Setup of run 1:
## sw
module sw(i0, i1, i2, i3, o0, o1, o2, o3, clk, rst);
  input clk, rst;
  input [9:0] i0, i1, i2, i3;
  output [9:0] o0, o1, o2, o3;
	wire [9:0] co0, co1, co2, co3;  
	wire [3:0] req0, req1, req2, req3;  
	ib ib0(i0, co0, req0, ack0, full0, clk, rst);
	ib ib1(i1, co1, req1, ack1, full1, clk, rst);
	ib ib2(i2, co2, req2, ack2, full2, clk, rst);
	ib ib3(i3, co3, req3, ack3, full3, clk, rst);
	ackor ackor0(ack00, ack10, ack20, ack30, ack0);
	ackor ackor1(ack01, ack11, ack21, ack31, ack1);
	ackor ackor2(ack02, ack12, ack22, ack32, ack2);
	ackor ackor3(ack03, ack13, ack23, ack33, ack3);
	arb arb0(req0[0], req1[0], req2[0], req3[0], ack00, ack01, ack02, ack03, clk, rst);
	arb arb1(req0[1], req1[1], req2[1], req3[1], ack10, ack11, ack12, ack13, clk, rst);
	arb arb2(req0[2], req1[2], req2[2], req3[2], ack20, ack21, ack22, ack23, clk, rst);
  ...
Size in the first run: about 4400 cells after synthesis, roughly 82 I/O pins, roughly 64000 µm² of cells after synthesis.
==> flow/config.mk <==
export PLATFORM = sky130hd
export DESIGN_NAME = sw
export DESIGN_NICKNAME = sw
export VERILOG_FILES = /design/flow/design.v
export SDC_FILE = /design/flow/constraint.sdc
export NUM_CORES = 4
export LEC_CHECK = 0
export ABC_AREA = 0
export CAP_MARGIN = 35
export CELL_PAD_IN_SITES_DETAIL_PLACEMENT = 0
export CELL_PAD_IN_SITES_GLOBAL_PLACEMENT = 1
export CORE_ASPECT_RATIO = 0.54
export CORE_MARGIN = 4
export CORE_UTILIZATION = 25
export CTS_CLUSTER_DIAMETER = 247
export CTS_CLUSTER_SIZE = 17
export GPL_TIMING_DRIVEN = 0
export MAX_ROUTING_LAYER = met4
export MIN_ROUTING_LAYER = met1
export PLACE_DENSITY_LB_ADDON = 0.22
export SLEW_MARGIN = 20
export TNS_END_PERCENT = 15
==> flow/constraint.sdc <==
create_clock -name core_clock -period 5.23 [get_ports {clk}]
set_input_delay 1.0460 -clock core_clock [delete_from_list [all_inputs] [get_ports {clk}]]
set_output_delay 1.0460 -clock core_clock [all_outputs]
set_load 0.01 [all_outputs]
run.sh (not shown) runs the stock make flow with config.mk's settings and CLKGATE_MAP_FILE=.
Run 1 finished every stage and its layout cleared the timing, design-rule and antenna checks.
#### Input delta (run 2 over run 1)
# run 1
export LEC_CHECK = 0
export ABC_AREA = 0
export CAP_MARGIN = 35
export CELL_PAD_IN_SITES_DETAIL_PLACEMENT = 0
export CELL_PAD_IN_SITES_GLOBAL_PLACEMENT = 1
export CORE_ASPECT_RATIO = 0.54
export CORE_MARGIN = 4
export CORE_UTILIZATION = 25
export CTS_CLUSTER_DIAMETER = 247
export CTS_CLUSTER_SIZE = 17
export GPL_TIMING_DRIVEN = 0
export MAX_ROUTING_LAYER = met4
export MIN_ROUTING_LAYER = met1
export PLACE_DENSITY_LB_ADDON = 0.22
export SLEW_MARGIN = 20
export TNS_END_PERCENT = 15
create_clock -name core_clock -period 5.23 [get_ports {clk}]
# run 2
export LEC_CHECK = 0
export ABC_AREA = 0
export CAP_MARGIN = 20
export CELL_PAD_IN_SITES_GLOBAL_PLACEMENT = 0
export CORE_ASPECT_RATIO = 0.54
export CORE_MARGIN = 2
export CORE_UTILIZATION = 69
export CTS_CLUSTER_DIAMETER = 247
export CTS_CLUSTER_SIZE = 13
export GPL_TIMING_DRIVEN = 1
export HOLD_SLACK_MARGIN = -0.08
export MAX_ROUTING_LAYER = met4
export PLACE_DENSITY_LB_ADDON = 0.07
export SETUP_SLACK_MARGIN = 0.99
export SLEW_MARGIN = 20
create_clock -name core_clock -period 3.42 [get_ports {clk}]
--- outcome ---
Layout checks on run 2: not met. Flow itself completed; violations: setup timing. Run 2 vs run 1 — critical path depth rose 12. Per the comparison of run 2 with run 1, share of the core filled with cells in the final layout went up 58 points; maximum vdd drop went up 310%; sequential share of cell area went down 2.5 points; final critical-path setup slack went down 1.39 ns. Sort run 2 and run 1 by fraction of power consumed by the clock network, descending, and run 2 comes first. The start-to-end type of the worst setup path comes out flop to flop in one run and flop to primary output in the other, namely in run 2 and run 1 respectively. Side by side, measured slew at the worst slew-check pin turned out lower in run 2 than in run 1.
Edits applied to the flow inputs when going from run 2 to run 3:
# run 2
export LEC_CHECK = 0
export ABC_AREA = 0
export CAP_MARGIN = 20
export CELL_PAD_IN_SITES_GLOBAL_PLACEMENT = 0
export CORE_ASPECT_RATIO = 0.54
export CORE_MARGIN = 2
export CORE_UTILIZATION = 69
export CTS_CLUSTER_DIAMETER = 247
export CTS_CLUSTER_SIZE = 13
export GPL_TIMING_DRIVEN = 1
export HOLD_SLACK_MARGIN = -0.08
export MAX_ROUTING_LAYER = met4
export PLACE_DENSITY_LB_ADDON = 0.07
export SETUP_SLACK_MARGIN = 0.99
export SLEW_MARGIN = 20
create_clock -name core_clock -period 3.42 [get_ports {clk}]
# run 3
export LEC_CHECK = 0
export ABC_AREA = 0
export CAP_MARGIN = 20
export CORE_ASPECT_RATIO = 0.5
export CORE_MARGIN = 2
export CORE_UTILIZATION = 72
export CTS_CLUSTER_DIAMETER = 360
export CTS_CLUSTER_SIZE = 40
export PLACE_DENSITY_LB_ADDON = 0.02
export SETUP_SLACK_MARGIN = 0.96
export SLEW_MARGIN = 20
create_clock -name core_clock -period 3.29 [get_ports {clk}]
==> comparison <==
Run status, run 3: aborted in global routing, error ODB-0269
Diff run 2..run 3 | yosys-reported design area after synthesis | unchanged
Summary of run 3 over run 2: area of placed instances held; post-synthesis instance area held; number of rows in the core area went down 4; horizontal die size went up 1.7%; fraction of the core area occupied by cells at floorplan went up 2.3 points.
Relative to run 2, the cell count after placement measured on run 3 has increased slightly.
Run 3 — worst slack after detailed placement 0.27 ns lower, run 2 as reference
The lower die size came out of run 3.
Re number of buffers inserted to repair setup after CTS: run 3 is 48 up on run 2.
Half-perimeter wire length after detailed placement in run 3 is 1100 µm lower than in run 2
For run 4, these inputs were changed with respect to run 3:
# run 3
export LEC_CHECK = 0
export ABC_AREA = 0
export CAP_MARGIN = 20
export CORE_ASPECT_RATIO = 0.5
export CORE_MARGIN = 2
export CORE_UTILIZATION = 72
export CTS_CLUSTER_DIAMETER = 360
export CTS_CLUSTER_SIZE = 40
export PLACE_DENSITY_LB_ADDON = 0.02
export SETUP_SLACK_MARGIN = 0.96
export SLEW_MARGIN = 20
create_clock -name core_clock -period 3.29 [get_ports {clk}]
# run 4
export LEC_CHECK = 0
export CAP_MARGIN = 20
export CORE_MARGIN = 2
export CORE_UTILIZATION = 40
export PLACE_DENSITY = 0.6
export SETUP_SLACK_MARGIN = 1.6
export SLEW_MARGIN = 20
create_clock -name core_clock -period 5.92 [get_ports {clk}]
[summary]
In run 4, the number of cell rows came out about 90% above the value in run 3.
Note that the die extent in x recorded for run 4 amounts to 0.949 times the value seen in run 3.
Comparing run 3 against run 4, there is no change at all in post-synth tally of flip-flops with integrated enable.
Taking run 3 as the reference point, the maximum level of the CTS H-tree of run 4 rises by 2.
Comparing die outline height for run 4 and run 3, the bigger number came from run 4.
Run 4 reached the final stage; the timing, design-rule and antenna checks on its layout passed.
Area of the die for run 4 is higher than for run 3.
Comparing run 3 against run 4, there is no change at all in total of buffers placed on input and output ports.
No activity file was given, so power comes from the tool's default toggle rates.
